// as2650
module as2650(
	input reset,
	output [12:0] adr,
	input [7:0] dbus_in,
	output [7:0] dbus_out,
	output oeb,
	output rw,
	output opreq,
	output wrp,
	output m_io,
	output d_c,
	input sense,
	output flag,
	input clk
);
	reg [7:0] r0;
	reg [7:0] r123[2:0];
	reg [7:0] r123_2[2:0];
	reg [14:0] pc;
	reg [7:0] psu;
	reg [7:0] psl;
	reg [7:0] ins_reg;
	reg [14:0] stack[7:0];
	reg [7:0] cycle;
	reg halted;
	reg [7:0] holding_reg;
	reg [7:0] addr_buff;
	reg [1:0] idx_ctrl;
	assign flag = psu[6];
	reg r_opreq;
	assign opreq = r_opreq;
	reg r_rw;
	assign rw = r_rw;
	reg [12:0] r_addr;
	assign adr = r_addr;
	reg r_m_io;
	assign m_io = r_m_io;
	reg r_d_c;
	assign d_c = r_d_c;
	reg r_wrp;
	assign wrp = r_wrp;
	reg [7:0] b_buf;
	assign oeb = r_rw ? 0 : 1;
	assign dbus_out = b_buf;
	wire [7:0] instr_reg = ins_reg[1:0] == 0 ? r0 : (psl[4] ? r123_2[ins_reg[1:0] - 1] : r123[ins_reg[1:0] - 1]);
	wire [7:0] instr_reg_p1 = instr_reg + 1;
	wire [7:0] instr_reg_m1 = instr_reg - 1;
	wire [14:0] branch_addr = pc + (dbus_in[6:0] >= 64 ? -(64 - (dbus_in[6:0] - 64)) : dbus_in[6:0]);
	wire carry = psl[0];
	wire overflow = psl[2];
	wire [7:0] rrr = psl[3] ? {carry, instr_reg[7:1]} : {instr_reg[0], instr_reg[7:1]};
	wire [7:0] rrl = psl[3] ? {instr_reg[6:0], carry} : {instr_reg[6:0], instr_reg[7]};
	wire [7:0] input1 = ins_reg[3:2] == 0 ? holding_reg : instr_reg;
	wire [7:0] input2 = ins_reg[3:2] == 0 ? instr_reg : holding_reg;
	wire [7:0] alu_next = alu_step(input1, input2);
	wire [16:0] mul_res = r0 * (psl[4] ? r123_2[0] : r123[0]);
	always @(posedge clk) begin
		if(reset) begin
			pc <= 0;
			r0 <= 0;
			r123[0] <= 0;
			r123[1] <= 0;
			r123[2] <= 0;
			r123_2[0] <= 0;
			r123_2[1] <= 0;
			r123_2[2] <= 0;
			psu <= 0;
			psl <= 0;
			cycle <= 0;
			r_opreq <= 0;
			r_rw <= 0;
			r_addr <= 0;
			r_m_io <= 1;
			r_d_c <= 0;
			r_wrp <= 0;
			halted <= 0;
			idx_ctrl <= 0;
			b_buf <= 0;
		end else if(!halted) begin
			psu[7] <= sense;
			cycle <= cycle + 1;
			if(cycle == 0) begin  
				idx_ctrl <= 0;
				r_m_io <= 1;
				r_opreq <= 1;
				r_rw <= 0;
				r_addr <= pc[12:0];
				pc <= pc + 1;
			end else if(cycle == 1) begin  
				ins_reg <= dbus_in;
				r_opreq <= 0;
			end else begin
				if(ins_reg[4]) begin
  ...
For scale: roughly 4500 cells after synthesis, roughly 280 flip-flops, about 30000 sq um of cells after synthesis.
make LEC_CHECK=0 ABC_AREA=1 CAP_MARGIN=20 CELL_PAD_IN_SITES_GLOBAL_PLACEMENT=2 CORE_MARGIN=2 CORE_UTILIZATION=50 MIN_ROUTING_LAYER=met2 SLEW_MARGIN=20 finish   # period 8.0 ns
run.sh (not shown) runs the stock make flow with config.mk's settings and CLKGATE_MAP_FILE=.
The starting point ended with an error in global placement without I/O (GPL-0301).
Next try:
ABC_AREA = unset   (was 1)
CELL_PAD_IN_SITES_GLOBAL_PLACEMENT = unset   (was 2)
CORE_UTILIZATION = 40   (was 50)
MIN_ROUTING_LAYER = unset   (was met2)
=>
- With this change the flow completed with no timing, DRC or antenna violations
- die area grows by 21%
- synthesized cell count is lower by 20%
- area after synthesis decreases by 2.8%
Next try:
CAP_MARGIN = 15   (was 20)
CELL_PAD_IN_SITES_DETAIL_PLACEMENT = 0   (was unset)
CELL_PAD_IN_SITES_GLOBAL_PLACEMENT = 0   (was unset)
CORE_ASPECT_RATIO = 1.08   (was unset)
CORE_UTILIZATION = 63   (was 40)
CTS_CLUSTER_DIAMETER = 28   (was unset)
HOLD_SLACK_MARGIN = -0.08   (was unset)
MAX_ROUTING_LAYER = met4   (was unset)
SETUP_SLACK_MARGIN = -0.03   (was unset)
TNS_END_PERCENT = 5   (was unset)
clock period = 4.95 ns   (was 8.0 ns; I/O delays follow)
Effect: This time the run never finished: it broke off in global routing; die area falls by 36%; synthesized cell count does not change; synthesized area stays the same.
Next try:
CELL_PAD_IN_SITES_GLOBAL_PLACEMENT = 1   (was 0)
CORE_ASPECT_RATIO = 1.68   (was 1.08)
CORE_UTILIZATION = 50   (was 63)
CTS_CLUSTER_DIAMETER = 240   (was 28)
HOLD_SLACK_MARGIN = 0.17   (was -0.08)
MAX_ROUTING_LAYER = unset   (was met4)
What happened: The changed run finished but failed the layout checks on negative setup slack; synthesized area stays the same; synthesized cell count stays the same; die area goes up by about 26%.
Next try:
CAP_MARGIN = 20   (was 15)
CELL_PAD_IN_SITES_DETAIL_PLACEMENT = unset   (was 0)
CELL_PAD_IN_SITES_GLOBAL_PLACEMENT = unset   (was 1)
CORE_ASPECT_RATIO = unset   (was 1.68)
CORE_UTILIZATION = 40   (was 50)
CTS_CLUSTER_DIAMETER = unset   (was 240)
HOLD_SLACK_MARGIN = unset   (was 0.17)
SETUP_SLACK_MARGIN = -0.52   (was -0.03)
TNS_END_PERCENT = unset   (was 5)
clock period = 7.24 ns   (was 4.95 ns; I/O delays follow)
This time the run went through all stages and came out clean.
Cell area decreases by 11%.
Setup slack improves by 1.2 ns.
Wire length decreases by 14%.
Utilization decreases by 18 points.
Final cell count decreases by 5.4%.
Area after synthesis is unchanged.
Power decreases by 40%.
Global-route usage decreases by 19 points.
Clock skew barely changes.
Next try:
ABC_AREA = 1   (was unset)
CORE_UTILIZATION = 70   (was 40)
CTS_CLUSTER_SIZE = 31   (was unset)
SETUP_SLACK_MARGIN = 1.18   (was -0.52)
clock period = 4.48 ns   (was 7.24 ns; I/O delays follow)
After rerunning:
- The new run failed in global routing with GRT-0116
- area after synthesis climbs by 2.8%
- die size came out lower by 41%
- synthesized cell count goes up by 25%

* * *

as2650 again, from the RTL that the note above started with.
clock: 4.48 ns
lec_check: 0
cap_margin: 20
core_margin: 2
core_utilization: 70
cts_cluster_size: 31
slew_margin: 20
The starting point failed in global routing (5_1_grt) (GRT-0116).
Rerun with:
- CORE_UTILIZATION: 70 -> 64
- CTS_CLUSTER_SIZE: 31 -> default
- MAX_ROUTING_LAYER: default -> met4
- SETUP_SLACK_MARGIN: default -> 1.97
- clock period: 4.48 -> 8.0 ns (I/O delays scaled with it)
What happened: The new run went through all stages and came out clean. Synthesized cell count is unchanged. Area after synthesis stays the same. Die size is higher by about 9%.

* * *

Setup of cedar:
as2650 again, from the RTL that the note above started with.
Design as2650, start of the top module:
module as2650(
	input reset,
	output [12:0] adr,
	input [7:0] dbus_in,
	output [7:0] dbus_out,
	output oeb,
	output rw,
	output opreq,
	output wrp,
	output m_io,
	output d_c,
	input sense,
	output flag,
	input clk
);
	reg [7:0] r0;
	reg [7:0] r123[2:0];
	reg [7:0] r123_2[2:0];
	reg [14:0] pc;
	reg [7:0] psu;
	reg [7:0] psl;
	reg [7:0] ins_reg;
	reg [14:0] stack[7:0];
	reg [7:0] cycle;
	reg halted;
	reg [7:0] holding_reg;
	reg [7:0] addr_buff;
	reg [1:0] idx_ctrl;
	assign flag = psu[6];
	reg r_opreq;
	assign opreq = r_opreq;
	reg r_rw;
	assign rw = r_rw;
	reg [12:0] r_addr;
	assign adr = r_addr;
	reg r_m_io;
	assign m_io = r_m_io;
	reg r_d_c;
	assign d_c = r_d_c;
	reg r_wrp;
	assign wrp = r_wrp;
	reg [7:0] b_buf;
	assign oeb = r_rw ? 0 : 1;
	assign dbus_out = b_buf;
	wire [7:0] instr_reg = ins_reg[1:0] == 0 ? r0 : (psl[4] ? r123_2[ins_reg[1:0] - 1] : r123[ins_reg[1:0] - 1]);
	wire [7:0] instr_reg_p1 = instr_reg + 1;
	wire [7:0] instr_reg_m1 = instr_reg - 1;
	wire [14:0] branch_addr = pc + (dbus_in[6:0] >= 64 ? -(64 - (dbus_in[6:0] - 64)) : dbus_in[6:0]);
	wire carry = psl[0];
	wire overflow = psl[2];
	wire [7:0] rrr = psl[3] ? {carry, instr_reg[7:1]} : {instr_reg[0], instr_reg[7:1]};
	wire [7:0] rrl = psl[3] ? {instr_reg[6:0], carry} : {instr_reg[6:0], instr_reg[7]};
	wire [7:0] input1 = ins_reg[3:2] == 0 ? holding_reg : instr_reg;
	wire [7:0] input2 = ins_reg[3:2] == 0 ? instr_reg : holding_reg;
	wire [7:0] alu_next = alu_step(input1, input2);
	wire [16:0] mul_res = r0 * (psl[4] ? r123_2[0] : r123[0]);
	always @(posedge clk) begin
  ...
export LEC_CHECK = 0
export CAP_MARGIN = 20
export CELL_PAD_IN_SITES_GLOBAL_PLACEMENT = 2
export CORE_MARGIN = 2
export CORE_UTILIZATION = 50
export MIN_ROUTING_LAYER = met2
export SLEW_MARGIN = 20
create_clock -name core_clock -period 8.0 [get_ports {clk}]
Flow for cedar halted at global routing (5_1_grt), error code GRT-0116.
diff inputs: cedar => raven
Settings: CELL_PAD_IN_SITES_GLOBAL_PLACEMENT: 2 -> unset; MIN_ROUTING_LAYER: met2 -> unset; CORE_UTILIZATION: 50 -> 40; the clock period (ns, I/O delays scaled along): 8.0 -> 4.14.
## What came out
- Delta (raven minus cedar): number of setup buffers added after CTS now larger; half-perimeter wire length after detailed placement now larger; share of cell area taken by muxes after synthesis comparable; floorplan utilization now smaller.
- Compared with cedar, raven shows final RePlAce weighted congestion lower by about 22%.
- As far as synthesized cell count goes, raven and cedar are indistinguishable; the numbers are identical.
- Although it ran to completion, raven produced a layout that fails the final checks because of negative setup slack.
- Number of placement rows: lower on cedar
- The vertical die dimension of raven is higher than that of cedar.
- As of raven, die width had risen by more than 10% compared to cedar.
> inputs changed (raven -> willow)
Settings: a change of the clock period (ns, I/O delays scaled along) from 4.14 to 7.24.
- willow: done, clean on timing, DRC and antenna
- Higher critical path depth among raven and willow: raven
- Sequential power in willow vs raven: down 41%
- Going from raven to willow, the proportion of cell area occupied by registers was found to have gone up by 5.3 points.
- The synthesized cell count was comparable across raven and willow.
- In willow, number of signal-net buffers in the layout is lower than in raven.
Inputs modified between willow and fjord:
Settings: CELL_PAD_IN_SITES_DETAIL_PLACEMENT newly set to 0; HOLD_SLACK_MARGIN newly set to 0.17; TNS_END_PERCENT newly set to 5; CELL_PAD_IN_SITES_GLOBAL_PLACEMENT newly set to 1; CORE_UTILIZATION changed from 40 to 55; CORE_ASPECT_RATIO newly set to 1.68; SETUP_SLACK_MARGIN newly set to -0.03; ABC_AREA newly set to 1; PLACE_DENSITY_LB_ADDON newly set to 0.15; CTS_CLUSTER_DIAMETER newly set to 240; CAP_MARGIN changed from 20 to 15; the clock period (ns, I/O delays scaled along) changed from 7.24 to 4.95.
Results
fjord failed in global routing (5_1_grt) with GRT-0116.
When fjord is set beside willow, its simple-gate area share of the yosys netlist turns out to be 8.7 points larger.
Relative to willow, the die height measured on fjord has increased by more than 10%.
Comparing overall die width for willow and fjord, the bigger number came from willow.
Going from willow to fjord, area share of xor/xnor cells in the synthesized design shrinks by 1.1 points.
fjord against willow: area inside the core boundary fell 0.018 mm^2; post-cts resize count picked up an extra 37.
Status: number of buffers added to fix hold violations after cts parity (fjord, willow)
[compare] base=willow new=fjord: complex-gate fraction of the synthesized area decreased 1.5 points; count of standard-cell rows grew by 12%; synthesized flop and latch total held.
Power is estimated from default activity; no workload was simulated.
